run K:
==> flow/design.v <==
module multiplier  #(parameter width = 16)
   ( input    signed  [width-1 : 0] multiplicand,
     input    signed  [width-1 : 0] multiplier,   
     output   signed  [2 * width - 1 : 0] product
   ) ;
   assign  product = multiplicand * multiplier ;
endmodule
module  adder  #(parameter width = 32)  
		( input   signed [width-1 : 0] a ,
		  input   signed [width-1 : 0] b , 
		  output  signed [width-1 : 0] sum
		) ;
    assign   sum = a + b ;
endmodule
module accumulator #(parameter width = 32) 
	(input    clk,
     	 input    ena,
         input    reset,
         input	  signed [width - 1 : 0] acc_in,
   	 output   reg signed [width - 1 : 0] acc_out
	) ;
   always @(posedge clk) begin
      if (reset)  acc_out <= 0 ;
      else if (ena) acc_out <= acc_in ;
   end
endmodule
module mac_demo(input    clk, 
           input    reset, 
           input    ena,
   	   input    signed [16-1 : 0] k,
           input    signed [16-1 : 0] x,   
           output   signed [2 * 16 - 1 : 0] acc_out
          ) ;
           wire     signed [2 * 16 - 1 : 0] p ;
           wire     signed [2 * 16 - 1 : 0] acc_in ;
   multiplier  #(.width(16)) mult_0(.multiplicand(k),
                                          .multiplier(x),
                       			  .product(p)
                			  ) ;
   adder     #(.width(2*16)) add_0(.a(p),
                			 .b(acc_out),
                			 .sum(acc_in)
               				) ;
   accumulator  #(.width(2*16))  acc_0(.clk(clk),
                   			     .reset(reset),
                   			     .ena(ena),
                   			     .acc_in(acc_in),
                   			     .acc_out(acc_out)
                   			) ;
endmodule
clock: 6.52 ns
lec_check: 0
cap_margin: 30
core_margin: 2
core_utilization: 72
cts_cluster_diameter: 25
cts_cluster_size: 79
hold_slack_margin: -0.1
place_density: 0.35
slew_margin: 20
tns_end_percent: 40
run.sh (not shown) runs the stock make flow with config.mk's settings and CLKGATE_MAP_FILE=.
Nothing crashed in run K and all stages finished; the problem is that the final layout failed, the offending checks being negative setup slack.
Modified inputs, run H compared to run K
Settings: clearing PLACE_DENSITY, which used to be 0.35; clearing TNS_END_PERCENT, which used to be 40; clearing CTS_CLUSTER_DIAMETER, which used to be 25; swapping 72 for 40 in CORE_UTILIZATION; clearing HOLD_SLACK_MARGIN, which used to be -0.1; swapping 30 for 20 in CAP_MARGIN; clearing CTS_CLUSTER_SIZE, which used to be 79; swapping 6.52 for 6.89 in the clock period (ns, I/O delays scaled along).
[summary]
- On worst path buffer plus inverter count, run H and run K are basically level.
- Row chip height: run H higher / run K lower
- Sort run H and run K by met1 usage, descending, and run K comes first.
- Diff run H and run K: post-detailed-placement half-perimeter wirelength lower in run H
- Run K has a higher utilization after layout than run H.
- Run H completed every stage of the flow, and the final layout passed the timing, design-rule and antenna checks.
- From run K to run H the numbers moved as follows: filler-free cell count of the finished design grew by 173.
- Side by side, design area turned out higher in run H than in run K.
- Measured against run H, the placed instance count of run K comes out at 0.908 times the reference value.
- Run H and run K ended up with nearly the same antenna violation net count after detailed routing.
- Hold slack for run H: 0.0049 ns down relative to run K


== run 1 ==
Starts from the design.v that is shown in full above.
export LEC_CHECK = 0
export ABC_AREA = 1
export CAP_MARGIN = 20
export CORE_ASPECT_RATIO = 0.5
export CORE_MARGIN = 2
export CORE_UTILIZATION = 72
export CTS_CLUSTER_DIAMETER = 359
export CTS_CLUSTER_SIZE = 99
export PLACE_DENSITY = 0.37
export SLEW_MARGIN = 20
export TNS_END_PERCENT = 10
create_clock -name core_clock -period 4.46 [get_ports {clk}]
Run 1 did not make it past 5_1_grt, where a tool error ended it.
Edits applied to the flow inputs when going from run 1 to run 2:
Settings: ABC_AREA removed (was 1); PLACE_DENSITY removed (was 0.37); TNS_END_PERCENT removed (was 10); CORE_UTILIZATION changed from 72 to 40; CTS_CLUSTER_DIAMETER removed (was 359); CORE_ASPECT_RATIO removed (was 0.5); CTS_CLUSTER_SIZE removed (was 99); the clock period (ns, I/O delays scaled along) changed from 4.46 to 7.0.
Notes after the runs:
- Run 2: all stages complete, timing, DRC and antenna checks passed
- Measured against each other, run 1 and run 2 differ in netlist area before placement, the lower figure coming from run 2.
- When run 2 is set beside run 1, its synthesized cell count turns out to be 383 smaller.
- Placeable core region: run 2 vs run 1 up about 70%
- The total die size of run 2 exceeds that of run 1 by about 66%.
- Sort run 1 and run 2 by number of nets produced by synthesis desc -> top: run 1
- The count of placed standard cells including taps in run 1 is 1.14 times that in run 2.
- Height of the chip (higher): run 2
- The post-synth tally of flip-flops with integrated enable on run 2 is in line with that on run 1.
Input-level comparison between run 3 and run 2:
Settings: a change of CORE_UTILIZATION from 40 to 63; an added TNS_END_PERCENT of 5; a change of CORE_MARGIN from 2 to 9.
Results
Row normalized max-slew margin: run 3 higher / run 2 lower
Compared with run 2, in run 3 standard cell area after detailed placement went down about 1.4%; cell area dropped 200 um^2.


RTL: the design.v shown in full above, as it stands there.
Settings: LEC_CHECK=0, ABC_AREA=1, CAP_MARGIN=20, CORE_MARGIN=2, CORE_UTILIZATION=67, CTS_CLUSTER_DIAMETER=359, CTS_CLUSTER_SIZE=99, PLACE_DENSITY=0.37, SLEW_MARGIN=20; clock period 4.46 ns.
The baseline ended with an error in global routing on GRT-0232.
Edit:
ABC_AREA = not set   (was 1)
CORE_UTILIZATION = 46   (was 67)
CTS_CLUSTER_DIAMETER = not set   (was 359)
CTS_CLUSTER_SIZE = not set   (was 99)
PLACE_DENSITY = not set   (was 0.37)
clock period = 6.89 ns   (was 4.46 ns; I/O delays follow)
The new run finished with negative setup slack left.
Die area grows by about 35%.
Synthesized area shrinks by about 6.4%.
Synthesized cell count shrinks by about 23%.
Edit:
CORE_UTILIZATION = 72   (was 46)
CTS_CLUSTER_DIAMETER = 375   (was not set)
CTS_CLUSTER_SIZE = 28   (was not set)
clock period = 3.68 ns   (was 6.89 ns; I/O delays follow)
Result: The new run aborted during global routing, error GRT-0232. Synthesized area is unchanged. Synthesized cell count does not change. Die area is lower by 35%.
Edit:
CTS_CLUSTER_DIAMETER = 393   (was 375)
CTS_CLUSTER_SIZE = 95   (was 28)
PLACE_DENSITY = 0.36   (was not set)
clock period = 5.93 ns   (was 3.68 ns; I/O delays follow)
Effect:
- Now the flow finished but fails on negative setup slack
- die size stays the same
- area after synthesis is unchanged
- synthesized cell count is unchanged


Starts from the design.v that is shown in full above.
Settings: LEC_CHECK=0, ABC_AREA=1, CAP_MARGIN=15, CELL_PAD_IN_SITES_DETAIL_PLACEMENT=1, CELL_PAD_IN_SITES_GLOBAL_PLACEMENT=1, CORE_ASPECT_RATIO=1.03, CORE_MARGIN=3, CORE_UTILIZATION=40, CTS_CLUSTER_SIZE=18, GPL_ROUTABILITY_DRIVEN=0, GPL_TIMING_DRIVEN=0, MIN_ROUTING_LAYER=met2, SLEW_MARGIN=35; clock period 4.82 ns.
The first run completed, yet does not pass: negative setup slack.
Change:
ABC_AREA = not set   (was 1)
CAP_MARGIN = 20   (was 15)
CELL_PAD_IN_SITES_DETAIL_PLACEMENT = not set   (was 1)
CELL_PAD_IN_SITES_GLOBAL_PLACEMENT = not set   (was 1)
CORE_MARGIN = 2   (was 3)
CTS_CLUSTER_SIZE = not set   (was 18)
GPL_ROUTABILITY_DRIVEN = not set   (was 0)
MIN_ROUTING_LAYER = not set   (was met2)
SLEW_MARGIN = 20   (was 35)
clock period = 7.0 ns   (was 4.82 ns; I/O delays follow)
The new run finished with timing, DRC and antenna clean.
Design area decreases by 17%.
Wire length decreases by 33%.
Clock skew increases by 0.0047 ns.
Change:
ABC_AREA = 1   (was not set)
CAP_MARGIN = 0   (was 20)
CORE_ASPECT_RATIO = 0.5   (was 1.03)
CORE_MARGIN = 9   (was 2)
CORE_UTILIZATION = 63   (was 40)
GPL_TIMING_DRIVEN = not set   (was 0)
TNS_END_PERCENT = 5   (was not set)
Effect: The new run finished clean. Sequential share of layout area came out lower by 0.28 points. Hold slack improved by 0.064 ns. Die size came out lower by about 17%.


== build 11 ==
RTL: the design.v shown in full above, as it stands there.
make LEC_CHECK=0 ABC_AREA=1 CAP_MARGIN=15 CELL_PAD_IN_SITES_DETAIL_PLACEMENT=1 CELL_PAD_IN_SITES_GLOBAL_PLACEMENT=2 CORE_ASPECT_RATIO=0.86 CORE_MARGIN=2 CORE_UTILIZATION=40 CTS_CLUSTER_DIAMETER=289 CTS_CLUSTER_SIZE=31 MAX_ROUTING_LAYER=met4 PLACE_DENSITY_LB_ADDON=0.1 SETUP_SLACK_MARGIN=1.95 SLEW_MARGIN=20 finish   # period 7.0 ns
Changes in build 42 relative to build 11:
==> flow/config.mk <==
export PLATFORM = sky130hd
export DESIGN_NAME = mac_demo
export DESIGN_NICKNAME = mac_demo
export VERILOG_FILES = /design/flow/design.v
export SDC_FILE = /design/flow/constraint.sdc
export NUM_CORES = 4
export LEC_CHECK = 0
export CAP_MARGIN = 20
export CORE_MARGIN = 9
export CORE_UTILIZATION = 63
export HOLD_SLACK_MARGIN = -0.07
export SETUP_SLACK_MARGIN = -0.42
export SLEW_MARGIN = 40
export TNS_END_PERCENT = 5
--- outcome ---
Among build 42 and build 11, a clean, completed layout was produced by build 11 alone. No crash in build 42: every stage finished, but the layout fails its final checks due to setup timing. On build 42: required time of the critical path is 0.03 ns lower than what build 11 gave. Lower sum of met2 wire segment lengths after detailed routing was reported by build 42, not build 11. On worst setup slack, build 42 does worse than build 11. Build 42 against build 11: via count now smaller; non-clock buffer count now smaller. Of build 42 and build 11, the run reporting the higher routed metal-1 wirelength was build 11. Taking build 11 as the reference, in build 42 async set or reset register ratio after synthesis flat; detailed-route wire length down 41%.
What build 22 does differently from build 42 at the input level:
diff --git a/flow/config.mk b/flow/config.mk
--- a/flow/config.mk
+++ b/flow/config.mk
@@ -9,6 +9,3 @@
-export CORE_MARGIN = 9
-export CORE_UTILIZATION = 63
-export HOLD_SLACK_MARGIN = -0.07
-export SETUP_SLACK_MARGIN = -0.42
-export SLEW_MARGIN = 40
-export TNS_END_PERCENT = 5
+export CORE_MARGIN = 2
+export CORE_UTILIZATION = 43
+export SLEW_MARGIN = 20
==> flow/constraint.sdc <==
create_clock -name core_clock -period 4.18 [get_ports {clk}]
set_input_delay 0.8360 -clock core_clock [delete_from_list [all_inputs] [get_ports {clk}]]
set_output_delay 0.8360 -clock core_clock [all_outputs]
set_load 0.01 [all_outputs]
## What came out
[flow] build 22 | stages: complete | final checks: fail | reason: setup timing
The ratio of final minimum period to clock period in build 22 sits 47 points above the value recorded for build 42.
Delta (build 22 minus build 42): area overhead of the layout relative to synthesis has increased; vertical die dimension rose by about 10%.


// mac_demo: RTL as listed in full above, without the edits since
export LEC_CHECK = 0
export CAP_MARGIN = 20
export CORE_MARGIN = 2
export CORE_UTILIZATION = 65
export CTS_CLUSTER_DIAMETER = 36
export SLEW_MARGIN = 20
create_clock -name core_clock -period 6.58 [get_ports {clk}]
The first run ran to the end with violations: negative setup slack.
Then changed:
Settings changed: CORE_UTILIZATION 65 to 72, CTS_CLUSTER_SIZE set to 50, PLACE_DENSITY_LB_ADDON set to 0.04.
What happened: The changed run completed, yet does not pass: negative setup slack. Clock-buffer cell count went up by 1. Worst setup slack got worse by 0.25 ns.
Then changed:
Settings changed: CORE_UTILIZATION 72 to 69, CTS_CLUSTER_DIAMETER 36 to not set, CTS_CLUSTER_SIZE 50 to 28, PLACE_DENSITY_LB_ADDON 0.04 to not set.
Clock period 6.58 ns to 4.52 ns, I/O delays scaled along.
Result: The changed run aborted during global routing (5_1_grt). Die area rises by 4.2%. Area after synthesis does not change. Synthesized cell count stays the same.
Then changed:
Settings changed: CORE_UTILIZATION 69 to 72, PLACE_DENSITY set to 0.71, SETUP_SLACK_MARGIN set to 1.15.
Result: The changed run stopped in global routing (5_1_grt), error DPL-0038; synthesized cell count does not change; die size went down by a few percent; area after synthesis does not change.


// mac_demo: RTL as listed in full above, without the edits since
Settings: LEC_CHECK=0, ABC_AREA=1, CAP_MARGIN=20, CORE_MARGIN=2, CORE_UTILIZATION=72, CTS_CLUSTER_DIAMETER=359, CTS_CLUSTER_SIZE=99, HOLD_SLACK_MARGIN=0.28, PLACE_DENSITY=0.37, SETUP_SLACK_MARGIN=-0.4, SLEW_MARGIN=20; clock period 4.46 ns.
The baseline failed in 5_1_grt with GRT-0116.
Change:
ABC_AREA = not set   (was 1)
CTS_CLUSTER_DIAMETER = 391   (was 359)
CTS_CLUSTER_SIZE = 95   (was 99)
HOLD_SLACK_MARGIN = not set   (was 0.28)
PLACE_DENSITY = 0.36   (was 0.37)
SETUP_SLACK_MARGIN = not set   (was -0.4)
clock period = 5.93 ns   (was 4.46 ns; I/O delays follow)
Outcome: This time the run ran to the end with violations: negative setup slack; synthesized cell count shrinks by 23%; die size shrinks by 6.2%; area after synthesis shrinks by 6.4%.
Change:
CORE_UTILIZATION = 68   (was 72)
CTS_CLUSTER_DIAMETER = 42   (was 391)
CTS_CLUSTER_SIZE = not set   (was 95)
PLACE_DENSITY = not set   (was 0.36)
clock period = 6.45 ns   (was 5.93 ns; I/O delays follow)
Result: The changed run completed, yet does not pass: negative setup slack; core utilization falls by 5.2 points; die size increases by 5.7%; design area came out lower by 0.81%; setup slack improved by 890 ps; register-to-register slack improves by 550 ps; hold slack gets better by 23 ps.
Change:
CORE_UTILIZATION = 65   (was 68)
CTS_CLUSTER_DIAMETER = not set   (was 42)
CTS_CLUSTER_SIZE = 79   (was not set)
TNS_END_PERCENT = 5   (was not set)
clock period = 6.52 ns   (was 6.45 ns; I/O delays follow)
After rerunning: The changed run ran to the end with violations: negative setup slack. Critical path depth is lower by 1. Core utilization is lower by 5.6 points. Cell count is about the same. Via count is lower by a few percent. Register-to-register slack improves by 60 ps.


Starts from the design.v that is shown in full above.
==> flow/config.mk <==
export PLATFORM = sky130hd
export DESIGN_NAME = mac_demo
export DESIGN_NICKNAME = mac_demo
export VERILOG_FILES = /design/flow/design.v
export SDC_FILE = /design/flow/constraint.sdc
export NUM_CORES = 4
export LEC_CHECK = 0
export ABC_AREA = 1
export CAP_MARGIN = 15
export CELL_PAD_IN_SITES_DETAIL_PLACEMENT = 2
export CELL_PAD_IN_SITES_GLOBAL_PLACEMENT = 2
export CORE_ASPECT_RATIO = 0.86
export CORE_MARGIN = 2
export CORE_UTILIZATION = 40
export CTS_CLUSTER_DIAMETER = 289
export CTS_CLUSTER_SIZE = 86
export MAX_ROUTING_LAYER = met4
export SETUP_SLACK_MARGIN = 1.95
export SLEW_MARGIN = 20
==> flow/constraint.sdc <==
create_clock -name core_clock -period 7.0 [get_ports {clk}]
set_input_delay 1.4000 -clock core_clock [delete_from_list [all_inputs] [get_ports {clk}]]
set_output_delay 1.4000 -clock core_clock [all_outputs]
set_load 0.01 [all_outputs]
The first run died in clock tree synthesis with DPL-0033.
Then changed:
Settings changed: CTS_CLUSTER_SIZE 86 to 36, PLACE_DENSITY_LB_ADDON set to 0.1.
=> The changed run died in clock tree synthesis. Synthesized cell count does not change. Die size stays the same. Area after synthesis does not change.
Then changed:
Settings changed: CAP_MARGIN 15 to 20, CELL_PAD_IN_SITES_DETAIL_PLACEMENT 2 to unset, CELL_PAD_IN_SITES_GLOBAL_PLACEMENT 2 to unset, CORE_ASPECT_RATIO 0.86 to unset, CORE_MARGIN 2 to 9, CORE_UTILIZATION 40 to 63, CTS_CLUSTER_DIAMETER 289 to 268, CTS_CLUSTER_SIZE 36 to unset, MAX_ROUTING_LAYER met4 to unset, PLACE_DENSITY set to 0.89, PLACE_DENSITY_LB_ADDON 0.1 to unset, SETUP_SLACK_MARGIN 1.95 to unset, TNS_END_PERCENT set to 5.
Effect: With this change the flow completed with no timing, DRC or antenna violations; die size came out lower by 23%; area after synthesis does not change; synthesized cell count is unchanged.
